==> run P: inputs <==
==> flow/design.v <==
`timescale 1ns/1ns
module cpx_multiply #(parameter xi_bits = 12,
		                  parameter xq_bits = 12,
		                  parameter yi_bits = 12,
		                  parameter yq_bits = 12,
		                  parameter i_bits = 24,
		                  parameter q_bits = 24
		                  )
   (input clk,
    input                      rst,
    input                      m_axis_tready,
    input                      m_axis_tvalid,
    input signed [xi_bits-1:0] xi,
    input signed [xq_bits-1:0] xq,
    input signed [yi_bits-1:0] yi,
    input signed [yq_bits-1:0] yq,
    output reg                 s_axis_tready,
    output signed [i_bits-1:0] i,
    output signed [q_bits-1:0] q,
    output reg                 s_axis_tvalid
    );
   reg [2:0]                   pipeline;
   reg signed [(xi_bits + yi_bits)-1:0] 	   i_sub;
   reg signed [(xi_bits + yi_bits)-1:0]      i_sub_out;
   reg signed [(xq_bits + yq_bits)-1:0]      q_add;
   reg signed [(xq_bits + yq_bits)-1:0]      q_add_out;
   reg signed [(xi_bits + yi_bits)-1:0]      xu;
   reg signed [(xi_bits + yi_bits)-1:0]      xu_out;
   reg signed [(xq_bits + yq_bits)-1:0]      yv;
   reg signed [(xq_bits + yq_bits)-1:0]      yv_out;
   reg signed [(xi_bits + yq_bits)-1:0]      xv;
   reg signed [(xi_bits + yq_bits)-1:0]      xv_out;
   reg signed [(xq_bits + yi_bits)-1:0]      yu;
   reg signed [(xq_bits + yi_bits)-1:0]      yu_out;
   assign i = i_sub_out[(xi_bits+yi_bits)-1: (xi_bits+yi_bits-i_bits)];
   assign q = q_add_out[(xq_bits+yq_bits)-1: (xq_bits+yq_bits-q_bits)];
   always @(posedge clk) begin
      if (rst) begin
         xu <= 'd0;
         yv <= 'd0;
         xv <= 'd0;
         yu <= 'd0;
      end else if (m_axis_tvalid & s_axis_tready) begin
         xu <= xi * yi;
         yv <= xq * yq;
         xv <= xi * yq;
         yu <= xq * yi;
      end else begin
         xu <= xu;
         yv <= yv;
         xv <= xv;
         yu <= yu;
      end  
   end
   always @(posedge clk) begin
      if (rst) begin
         xu_out <= 'd0;
         yv_out <= 'd0;
         xv_out <= 'd0;
         yu_out <= 'd0;
         i_sub <= 'd0;
         i_sub_out <= 'd0;
         q_add <= 'd0;
         q_add_out <= 'd0;
      end else if(m_axis_tready) begin
         xu_out <= xu;
         yv_out <= yv;
         xv_out <= xv;
         yu_out <= yu;
         i_sub <= xu_out - yv_out;
         i_sub_out <= i_sub;
         q_add <= xv_out + yu_out;
         q_add_out <= q_add;
      end  
      else begin
         xu_out <= xu_out;
         yv_out <= yv_out;
         xv_out <= xv_out;
         yu_out <= yu_out;
         i_sub <= i_sub;
         i_sub_out <= i_sub_out;
         q_add <= q_add;
         q_add_out <= q_add_out;
      end  
   end  
   always @(posedge clk) begin
      if (rst) begin
         pipeline <= 3'b0;
         s_axis_tvalid <= 1'b0;
      end else begin
         if(m_axis_tvalid & s_axis_tready) begin
            pipeline <= (pipeline << 1) | {2'b00, m_axis_tready};
         end else if (m_axis_tready) begin
            pipeline <= (pipeline << 1);
         end
         s_axis_tvalid <= pipeline[2];
      end
   end  
   always @(posedge clk) begin
      if (rst) begin
         s_axis_tready <= 1'b0;
      end else begin
         s_axis_tready <= m_axis_tready | ~pipeline[0];
      end
   end
endmodule  
`timescale 1ns/1ns
module dot_prod_pip #(parameter xi_bits = 12,
                      parameter xq_bits = 12,
                      parameter yi_bits = 12,
                      parameter yq_bits = 12,
                      parameter i_bits = 24,
                      parameter q_bits = 24,
                      parameter dot_length = 5,
                      parameter dot_length_counter_bits = 3,
                      parameter sum_i_bits = 24,
                      parameter sum_q_bits = 24
                      )
   (input clk,
    input                          rst,
    input                          m_axis_product_tready,
    input                          m_axis_x_tvalid,
    input [xi_bits - 1:0]          xi,
    input [xq_bits - 1:0]          xq,
    input                          m_axis_y_tvalid,
    input [yi_bits - 1:0]          yi,
    input [yq_bits - 1:0]          yq,
    output reg                     s_axis_product_tvalid,
    output reg signed [i_bits-1:0] i,
    output reg signed [q_bits-1:0] q
    );
   wire                            cpx_m_axis_tvalid;
   wire signed [xi_bits + yi_bits -1:0] mult_out_i;
   wire signed [xq_bits + yq_bits -1:0] mult_out_q;
   wire signed [sum_i_bits - 1:0]       mult_out_i_extended;
   wire signed [sum_q_bits - 1:0]       mult_out_q_extended;
   reg signed [sum_i_bits - 1:0]        sum_i;
   reg signed [sum_q_bits - 1:0]        sum_q;
   reg [dot_length_counter_bits:0]      dot_length_counter;
   wire [31:0]                          dot_length_counter_extended;
   wire                                 s_axis_cpx_tvalid;
   wire                                 s_axis_cpx_tready;
   assign cpx_m_axis_tvalid = m_axis_x_tvalid & m_axis_y_tvalid;
   assign mult_out_i_extended = { {(sum_i_bits - (xi_bits + yi_bits)){mult_out_i[xi_bits + yi_bits - 1]}}, mult_out_i};
   assign mult_out_q_extended = { {(sum_q_bits - (xq_bits + yq_bits)){mult_out_q[xq_bits + yq_bits - 1]}}, mult_out_q};
   assign dot_length_counter_extended = { {(31 - dot_length_counter_bits){dot_length_counter[dot_length_counter_bits]}}, dot_length_counter};
   cpx_multiply #(.xi_bits(xi_bits),
                  .xq_bits(xq_bits),
                  .yi_bits(yi_bits),
                  .yq_bits(yq_bits),
                  .i_bits(xi_bits + yi_bits),
                  .q_bits(xq_bits + yq_bits)) cpx_multiply_dot_pip(.clk(clk),
                                                                   .rst(rst),
                                                                   .m_axis_tready(m_axis_product_tready),
                                                                   .m_axis_tvalid(cpx_m_axis_tvalid),
                                                                   .xi(xi),
                                                                   .xq(xq),
                                                                   .yi(yi),
                                                                   .yq(yq),
                                                                   .i(mult_out_i),
                                                                   .q(mult_out_q),
                                                                   .s_axis_tready(s_axis_cpx_tready),
                                                                   .s_axis_tvalid(s_axis_cpx_tvalid));
   always @(posedge clk) begin
      if (rst) begin
         dot_length_counter <= -'d1;
         sum_i <= 'd0;
         sum_q <= 'd0;
      end
      else if (s_axis_cpx_tvalid && m_axis_product_tready) begin
         if (dot_length_counter_extended < (dot_length - 1)) begin
            dot_length_counter <= dot_length_counter + 1'b1;
            sum_i <= sum_i + mult_out_i_extended;
            sum_q <= sum_q + mult_out_q_extended;
         end
         else begin
            dot_length_counter <= 'd0;
            sum_i <= mult_out_i_extended;
            sum_q <= mult_out_q_extended;
         end  
      end  
      else if (m_axis_product_tready) begin
         if(dot_length_counter_extended == (dot_length - 1)) begin
            dot_length_counter <= 'd0;
            sum_i <= 'd0;
            sum_q <= 'd0;
         end
      end
   end  
   always @(posedge clk) begin
      if (rst) begin
         s_axis_product_tvalid <= 1'b0;
         i <= 'd0;
         q <= 'd0;
      end
      else if(dot_length_counter_extended == (dot_length - 1)) begin
         s_axis_product_tvalid <= 1'b1;
         i <= sum_i[sum_i_bits - 1:(sum_i_bits - i_bits)];
         q <= sum_q[sum_q_bits - 1:(sum_q_bits - q_bits)];
      end
      else begin
         s_axis_product_tvalid <= 1'b0;
         i <= i;
         q <= q;
      end
   end
endmodule  
`timescale 1ns/1ns
module arg_max #(parameter buffer_length = 10,
                 parameter index_bits = 4,
                 parameter out_max_bits = 4,
                 parameter i_bits = 12,
                 parameter q_bits = 12
                 )
   (input clk,
    input                           rst,
    input                           m_axis_tvalid,
    input signed [i_bits - 1:0]     xi,
    input signed [q_bits - 1:0]     xq,
    output reg                      s_axis_tready,
    input                           m_axis_tready,
    output reg [out_max_bits - 1:0] out_max,
    output reg [index_bits-1:0]     index,
    output reg                      s_axis_tvalid
    );
   reg signed [index_bits:0]        icounter;
   wire signed [31:0]               icounter_extended;
   reg [i_bits + i_bits - 2:0]      i_square;
   reg [q_bits + q_bits - 2:0]      q_square;
   reg [out_max_bits - 1:0]         argsum;
   reg                              sq_stage_valid;
   reg                              sum_stage_valid;
   reg                              cmp_stage_valid;
   wire                             result_collected;
   reg                              result_collected_buff;
   wire                             result_collected_cond;
   assign icounter_extended = { {(31 - index_bits){icounter[index_bits]}}, icounter};
   assign result_collected = s_axis_tvalid & m_axis_tready;
   assign result_collected_cond = result_collected | result_collected_buff;
   always @(posedge clk) begin
      if (rst) begin
         s_axis_tready <= 1'b0;
      end
      else if (icounter_extended < buffer_length) begin
         s_axis_tready <= 1'b1;
      end
      else if ((icounter_extended == buffer_length) | result_collected_cond) begin
         s_axis_tready <= 1'b1;
      end
      else begin
         s_axis_tready <= 1'b0;
      end
   end
   always @(posedge clk) begin
      if (rst) begin
         i_square <= 'd0;
         q_square <= 'd0;
         sq_stage_valid <= 1'b0;
      end
      else if (m_axis_tvalid & (s_axis_tready)) begin
         i_square <= xi * xi;
         q_square <= xq * xq;
         sq_stage_valid <= 1'b1;
      end else begin
         i_square <= i_square;
         q_square <= q_square;
         sq_stage_valid <= 1'b0;
      end
   end
   always @(posedge clk) begin
      if (rst) begin
         argsum <= 'd0;
         sum_stage_valid <= 1'b0;
      end
      else if (sq_stage_valid) begin
         argsum <= i_square + q_square;
         sum_stage_valid <= 1'b1;
      end
      else if ((icounter_extended == buffer_length -1) && !sq_stage_valid) begin
         argsum <= 'd0;
         sum_stage_valid <= 1'b0;
      end
      else begin
         argsum <= argsum;
         sum_stage_valid <= 1'b0;
      end
   end
   always @(posedge clk) begin
      if (rst) begin
         index <= 'd0;
         out_max <= 'd0;
         cmp_stage_valid <= 1'b0;
      end
      else if ((icounter_extended == 'd0) && !sum_stage_valid && result_collected_cond) begin
         index <= 'd0;
         out_max <= argsum;
         cmp_stage_valid <= 1'b0;
      end
      else if ((argsum > out_max) && sum_stage_valid) begin
         index <= icounter[index_bits - 1:0];
         out_max <= argsum;
         cmp_stage_valid <= 1'b1;
      end
      else if (sum_stage_valid) begin
         index <= index;
         out_max <= out_max;
         cmp_stage_valid <= 1'b1;
      end
      else begin
         index <= index;
         out_max <= out_max;
         cmp_stage_valid <= 1'b0;
      end
   end  
   always @(posedge clk) begin
      if (rst) begin
         icounter <= 'd0;
      end
      else if (icounter_extended < (buffer_length - 1)) begin
         if (sum_stage_valid) begin
            icounter <= icounter + 1'b1;
         end else begin
            icounter <= icounter;
         end
      end
      else if (icounter_extended == (buffer_length - 1)) begin
         icounter <= 'd0;
      end else begin
         icounter <= icounter;
      end
   end  
   always @(posedge clk) begin
      if (rst) begin
         result_collected_buff <= 1'b0;
         s_axis_tvalid <= 1'b0;
      end
      else begin
         result_collected_buff <= result_collected;
         if (result_collected_cond) begin
            s_axis_tvalid <= 1'b0;
         end
         else if (icounter_extended == (buffer_length - 1)) begin
            s_axis_tvalid <= 1'b1;
         end
         else begin
            s_axis_tvalid <= s_axis_tvalid;
         end
      end
   end
endmodule  
`timescale 1ns/1ns
module x_corr #(parameter xi_bits = 12,
                parameter xq_bits = 12,
                parameter yi_bits = 12,
                parameter yq_bits = 12,
                parameter i_bits = 31,
                parameter q_bits = 31,
                parameter length = 102,
                parameter length_counter_bits = 7,
                parameter out_max_bits = 62
                )
   (input clk,
    input                              rst,
    output                             s_axis_tready,
    input [xi_bits - 1:0]              xi,
    input [xq_bits - 1:0]              xq,
    input [yi_bits - 1:0]              yi,
    input [yq_bits - 1:0]              yq,
    input                              m_axis_tvalid,
    input                              m_axis_tready,
    output [out_max_bits - 1:0]        out_max,
    output [length_counter_bits - 1:0] index,
    output                             s_axis_tvalid
    );
   wire                                s_axis_product_tvalid;
   wire                                m_axis_x_tvalid;
   wire                                m_axis_y_tvalid;
   wire                                m_axis_product_tready;
   wire signed [31 - 1:0] i;
   wire signed [31 - 1:0] q;
   assign m_axis_x_tvalid = m_axis_tvalid;
   assign m_axis_y_tvalid = m_axis_tvalid;
   assign m_axis_product_tready = s_axis_tready;
   dot_prod_pip #(.xi_bits(12),
                  .xq_bits(12),
                  .yi_bits(12),
                  .yq_bits(12),
                  .i_bits(31),
                  .q_bits(31),
                  .dot_length(100),
                  .dot_length_counter_bits(7),
                  .sum_i_bits(31),
                  .sum_q_bits(31)
                  ) dp_x_corr (.clk(clk),
                               .rst(rst),
                               .m_axis_product_tready(m_axis_product_tready),
                               .m_axis_x_tvalid(m_axis_x_tvalid),
                               .xi(xi),
                               .xq(xq),
                               .m_axis_y_tvalid(m_axis_y_tvalid),
                               .yi(yi),
                               .yq(yq),
                               .s_axis_product_tvalid(s_axis_product_tvalid),
                               .i(i),
                               .q(q)
                               );
                                  arg_max #(.buffer_length(length),
                                            .index_bits(length_counter_bits),
                                            .out_max_bits(out_max_bits),
                                            .i_bits(31),
                                            .q_bits(31)) arg_max_xc(.clk(clk),
                                                                    .rst(rst),
                                                                    .m_axis_tvalid(s_axis_product_tvalid),
                                                                    .xi(i),
                                                                    .xq(q),
                                                                    .s_axis_tready(s_axis_tready),
                                                                    .m_axis_tready(m_axis_tready),
                                                                    .out_max(out_max),
                                                                    .index(index),
                                                                    .s_axis_tvalid(s_axis_tvalid)
                                                                    );
endmodule  
==> flow/run.sh <==
#!/bin/bash
# the make line also repeats each setting of config.mk as NAME=value (left out here)
make -C /OpenROAD-flow-scripts/flow DESIGN_CONFIG=/design/flow/config.mk WORK_HOME=/design/flow/orfs CLKGATE_MAP_FILE= finish
==> flow/config.mk <==
export PLATFORM = sky130hd
export DESIGN_NAME = x_corr
export DESIGN_NICKNAME = x_corr
export VERILOG_FILES = /design/flow/design.v
export SDC_FILE = /design/flow/constraint.sdc
export NUM_CORES = 4
export LEC_CHECK = 0
export CAP_MARGIN = 20
export CELL_PAD_IN_SITES_DETAIL_PLACEMENT = 0
export CORE_MARGIN = 2
export CORE_UTILIZATION = 72
export CTS_CLUSTER_DIAMETER = 109
export CTS_CLUSTER_SIZE = 13
export GPL_ROUTABILITY_DRIVEN = 1
export MIN_ROUTING_LAYER = met1
export PLACE_DENSITY_LB_ADDON = 0.04
export SETUP_SLACK_MARGIN = 4.67
export SLEW_MARGIN = 20
==> flow/constraint.sdc <==
create_clock -name core_clock -period 15.8 [get_ports {clk}]
set_input_delay 3.1600 -clock core_clock [delete_from_list [all_inputs] [get_ports {clk}]]
set_output_delay 3.1600 -clock core_clock [all_outputs]
set_load 0.01 [all_outputs]
==> inputs of run F, as changes to run P <==
ABC_AREA = 1   (was default)
CELL_PAD_IN_SITES_DETAIL_PLACEMENT = default   (was 0)
CTS_CLUSTER_DIAMETER = 398   (was 109)
CTS_CLUSTER_SIZE = 99   (was 13)
GPL_ROUTABILITY_DRIVEN = default   (was 1)
MIN_ROUTING_LAYER = default   (was met1)
PLACE_DENSITY_LB_ADDON = default   (was 0.04)
SETUP_SLACK_MARGIN = 0.34   (was 4.67)
==> flow/constraint.sdc (replaced) <==
create_clock -name core_clock -period 2.02 [get_ports {clk}]
set_input_delay 0.4040 -clock core_clock [delete_from_list [all_inputs] [get_ports {clk}]]
set_output_delay 0.4040 -clock core_clock [all_outputs]
set_load 0.01 [all_outputs]
==> notes <==
- Run F aborted during global routing (5_1_grt) (GRT-0116). Run P finished clean.
- Against run P, the synthesized cell count of run F is higher by 32%.
- Against run F, the die size of run P is lower by 8.2%.
- Against run P, the area after synthesis of run F is larger by about 9%.
